// top
module top(input clk, por, reset, start_stop, mode, edit_shift, inc, output reg buzzer, output [0:6] seg,output [3:0] digit,output reg [4:0] mode_value);
Size: roughly 2,400 cells after synthesis, ~24 I/O pins, ~17,000 µm² of cells after synthesis.
Settings: LEC_CHECK=0, CAP_MARGIN=20, CORE_MARGIN=2, CORE_UTILIZATION=66, HOLD_SLACK_MARGIN=-0.08, SETUP_SLACK_MARGIN=-0.42, SLEW_MARGIN=20, TNS_END_PERCENT=5; clock period 7.0 ns.
run.sh (not shown) runs the stock make flow with config.mk's settings and CLKGATE_MAP_FILE=.
Edit:
ABC_AREA = 1   (was default)
CAP_MARGIN = 10   (was 20)
CORE_UTILIZATION = 72   (was 66)
CTS_CLUSTER_DIAMETER = 259   (was default)
HOLD_SLACK_MARGIN = default   (was -0.08)
SETUP_SLACK_MARGIN = 0.61   (was -0.42)
TNS_END_PERCENT = default   (was 5)
clock period = 5.06 ns   (was 7.0 ns; I/O delays follow)
After rerunning: Clock skew goes down by 0.015 ns. Final area grows by 7.9%. Cell count came out higher by 27%.

Starting RTL as in the previous note.
==> flow/design.v (excerpt) <==
module top(input clk, por, reset, start_stop, mode, edit_shift, inc, output reg buzzer, output [0:6] seg,output [3:0] digit,output reg [4:0] mode_value);
export LEC_CHECK = 0
export ABC_AREA = 1
export CAP_MARGIN = 20
export CORE_MARGIN = 2
export CORE_UTILIZATION = 72
export CTS_CLUSTER_DIAMETER = 29
export CTS_CLUSTER_SIZE = 80
export HOLD_SLACK_MARGIN = -0.09
export MAX_ROUTING_LAYER = met4
export PLACE_DENSITY_LB_ADDON = 0.2
export SETUP_SLACK_MARGIN = 1.09
export SLEW_MARGIN = 40
create_clock -name core_clock -period 4.24 [get_ports {clk}]
The starting point ended with an error in 5_1_grt.
Rerun with:
Settings changed: CAP_MARGIN 20 to 10, CTS_CLUSTER_DIAMETER 29 to 259, CTS_CLUSTER_SIZE 80 to default, MAX_ROUTING_LAYER met4 to default, PLACE_DENSITY_LB_ADDON 0.2 to default, SETUP_SLACK_MARGIN 1.09 to 0.53, SLEW_MARGIN 40 to 20.
Clock period 4.24 ns to 4.21 ns, I/O delays scaled along.
What happened: Now the flow passed the timing, design-rule and antenna checks; area after synthesis does not change; die size is unchanged; synthesized cell count stays the same.
Rerun with:
Settings changed: ABC_AREA 1 to default, CAP_MARGIN 10 to 20, CORE_UTILIZATION 72 to 40, CTS_CLUSTER_DIAMETER 259 to default, HOLD_SLACK_MARGIN -0.09 to default, SETUP_SLACK_MARGIN 0.53 to 1.57.
Clock period 4.21 ns to 7.58 ns, I/O delays scaled along.
=>
- sequential share of layout area rises by 1.5 points
- via count decreases by 20%
- setup slack gains 1200 ps
- register-to-register slack improves by 2000 ps

top again, from the RTL that the note above started with.
Settings: LEC_CHECK=0, ABC_AREA=1, CAP_MARGIN=20, CORE_MARGIN=2, CORE_UTILIZATION=72, PLACE_DENSITY_LB_ADDON=0.2, SLEW_MARGIN=20; clock period 6.66 ns.
Then changed:
- CTS_CLUSTER_DIAMETER: default -> 29
- CTS_CLUSTER_SIZE: default -> 44
- SETUP_SLACK_MARGIN: default -> 1.09
- SLEW_MARGIN: 20 -> 0
- clock period: 6.66 -> 4.21 ns (I/O delays scaled with it)
The new run never finished: it broke off in global routing (5_1_grt).
Die area does not change.
Synthesized cell count is unchanged.
Area after synthesis is unchanged.
Then changed:
- ABC_AREA: 1 -> default
- CORE_UTILIZATION: 72 -> 40
- CTS_CLUSTER_DIAMETER: 29 -> default
- CTS_CLUSTER_SIZE: 44 -> default
- PLACE_DENSITY_LB_ADDON: 0.2 -> default
- SETUP_SLACK_MARGIN: 1.09 -> default
- SLEW_MARGIN: 0 -> 20
- clock period: 4.21 -> 5.06 ns (I/O delays scaled with it)
After rerunning: With this change the flow passed the timing, design-rule and antenna checks; die area grows by well over a third; synthesized area shrinks by a few percent; synthesized cell count shrinks by about a fifth.
Then changed:
- CTS_CLUSTER_SIZE: default -> 44
- SLEW_MARGIN: 20 -> 35
- clock period: 5.06 -> 10.0 ns (I/O delays scaled with it)
After rerunning: Critical path depth went up by 1; sequential power went down by well over a third; global-route usage went down by 0.44 points; cell area went down slightly; first-iteration DRC count went up by about a fifth; power went down by well over a third; flip-flop count stays the same; routed wire length went down slightly; combinational power went down by well over a third; count of clock-buffer cells in the layout went up by 2.

## run A
top again, from the RTL that the note above started with.
clock: 10.0 ns
lec_check: 0
abc_area: 1
cap_margin: 20
core_aspect_ratio: 0.64
core_margin: 6
core_utilization: 40
cts_cluster_diameter: 320
gpl_timing_driven: 0
min_routing_layer: met2
slew_margin: 10
In the summary table, run A is marked failed, with error GRT-0116 raised in global routing (5_1_grt).
For run B, these inputs were changed with respect to run A:
- CELL_PAD_IN_SITES_GLOBAL_PLACEMENT: unset -> 1
- SETUP_SLACK_MARGIN: unset -> 0.02
- SLEW_MARGIN: 10 -> 40
- HOLD_SLACK_MARGIN: unset -> 0.06
- ABC_AREA: 1 -> 0
- CTS_CLUSTER_DIAMETER: 320 -> 260
- MAX_ROUTING_LAYER: unset -> met4
- CORE_UTILIZATION: 40 -> 23
- the clock period (ns, I/O delays scaled along): 10.0 -> 7.73
Results
Looking across run B and run A, the single run that reached the end with no open violations was run B. Between run A and run B, final estimated routing congestion in global placement decreased. Chip area in the Yosys report: run B vs run A down about 6.6%. As of run B, site row count had risen by more than a quarter compared to run A. On count of buffers inserted at the top-level ports: run B sits above run A. The higher synthesized-area fraction occupied by ao, oa, aoi and oai cells of run B and run A is in run B.
> inputs changed (run B -> run C)
- removing GPL_TIMING_DRIVEN (formerly 0)
- changing CORE_UTILIZATION from 23 to 17
- changing CORE_MARGIN from 6 to 2
- removing MAX_ROUTING_LAYER (formerly met4)
- removing CTS_CLUSTER_DIAMETER (formerly 260)
- changing SLEW_MARGIN from 40 to 20
- removing ABC_AREA (formerly 0)
- removing CELL_PAD_IN_SITES_GLOBAL_PLACEMENT (formerly 1)
- removing MIN_ROUTING_LAYER (formerly met2)
- removing HOLD_SLACK_MARGIN (formerly 0.06)
- removing CORE_ASPECT_RATIO (formerly 0.64)
- removing SETUP_SLACK_MARGIN (formerly 0.02)
- changing the clock period (ns, I/O delays scaled along) from 7.73 to 7.58
Notes after the runs:
Run B ended with every stage complete and zero timing, DRC or antenna violations.
Run C completed end to end with timing, DRC and antenna clean.
Re tally of max-capacitance violations: no difference whatsoever between run C and run B.
Overall power (run C over run B): decrease, 7.9%
Relative to run B, the combinational logic power of run C is lower by 26%.
[run C vs run B] area growth from synthesis to layout: lower in run C
Going from run B to run C, sequential-cell power consumption was more or less identical; final weighted congestion of routability-driven global placement went down by 8.2%; layout buffer count excluding clock buffers went down by 140; internal power consumption went down by 0.013 mW.
When run C is set beside run B, its global-route usage turns out to be 26 points smaller.
diff inputs: run C => run D
- setting CTS_CLUSTER_SIZE to 36 for the first time
- setting SETUP_SLACK_MARGIN to 1.21 for the first time
- setting MAX_ROUTING_LAYER to met4 for the first time
- changing CORE_UTILIZATION from 17 to 70
- setting CTS_CLUSTER_DIAMETER to 27 for the first time
- changing the clock period (ns, I/O delays scaled along) from 7.58 to 4.58
[summary]
The via count reported for run D is higher than the one for run C. Diff run C -> run D: global-route usage now sits higher, first-pass GRT wire length now larger, part of the total power dissipated in the clock network grew by 18 points.
## Diff of input files: run E against run D
- CTS_CLUSTER_DIAMETER no longer set, was 27
- MAX_ROUTING_LAYER no longer set, was met4
- CTS_CLUSTER_SIZE now 77, was 36
- SETUP_SLACK_MARGIN now -0.42, was 1.21
- HOLD_SLACK_MARGIN now 0.3, previously not set
- CORE_UTILIZATION now 63, was 70
- the clock period (ns, I/O delays scaled along) now 7.0, was 4.58
Findings:
Run E — fill cell instance count of the final layout 1,049 higher, run D as reference
Against run D as the reference, run E delivers a lower core utilization.
Min number of instances resized during post-cts repair across run E and run D: run E
Note that the first-iteration DRC count recorded for run E amounts to 0.49 times the value seen in run D.
Relative contribution of combinational cells to total power ended up 2.9 points higher on run E than on run D.
Run E vs. run D: count of inserted tapcells picked up an extra 17, layout buffer count excluding clock buffers lost 87, sequential power lost 35%.
Sequential share of layout area: lower on run D
Going from run D to run E, the overall routed net length was found to have gone down by 23%.

top again, from the RTL that the note above started with.
// top
module top(input clk, por, reset, start_stop, mode, edit_shift, inc, output reg buzzer, output [0:6] seg,output [3:0] digit,output reg [4:0] mode_value);
==> flow/config.mk <==
export PLATFORM = sky130hd
export DESIGN_NAME = top
export DESIGN_NICKNAME = top
export VERILOG_FILES = /design/flow/design.v
export SDC_FILE = /design/flow/constraint.sdc
export NUM_CORES = 4
export LEC_CHECK = 0
export ABC_AREA = 1
export CAP_MARGIN = 10
export CORE_MARGIN = 2
export CORE_UTILIZATION = 72
export CTS_CLUSTER_DIAMETER = 27
export HOLD_SLACK_MARGIN = -0.09
export PLACE_DENSITY_LB_ADDON = 0.25
export SETUP_SLACK_MARGIN = 1.23
export SLEW_MARGIN = 20
==> flow/constraint.sdc <==
create_clock -name core_clock -period 4.21 [get_ports {clk}]
set_input_delay 0.8420 -clock core_clock [delete_from_list [all_inputs] [get_ports {clk}]]
set_output_delay 0.8420 -clock core_clock [all_outputs]
set_load 0.01 [all_outputs]
The starting point died in global routing (5_1_grt) on GRT-0232.
==> next run, changes <==
==> flow/config.mk (replaced) <==
export PLATFORM = sky130hd
export DESIGN_NAME = top
export DESIGN_NICKNAME = top
export VERILOG_FILES = /design/flow/design.v
export SDC_FILE = /design/flow/constraint.sdc
export NUM_CORES = 4
export LEC_CHECK = 0
export ABC_AREA = 1
export CAP_MARGIN = 5
export CELL_PAD_IN_SITES_GLOBAL_PLACEMENT = 0
export CORE_ASPECT_RATIO = 0.92
export CORE_MARGIN = 2
export CORE_UTILIZATION = 72
export CTS_CLUSTER_DIAMETER = 26
export CTS_CLUSTER_SIZE = 46
export GPL_ROUTABILITY_DRIVEN = 1
export PLACE_DENSITY_LB_ADDON = 0.19
export SETUP_SLACK_MARGIN = 0.51
export SLEW_MARGIN = 40
export TNS_END_PERCENT = 100
Effect: With this change the flow finished with timing, DRC and antenna clean; die area is about the same; area after synthesis is unchanged; synthesized cell count is unchanged.
Power figures rest on the tool's default switching activity, not on a simulated workload.
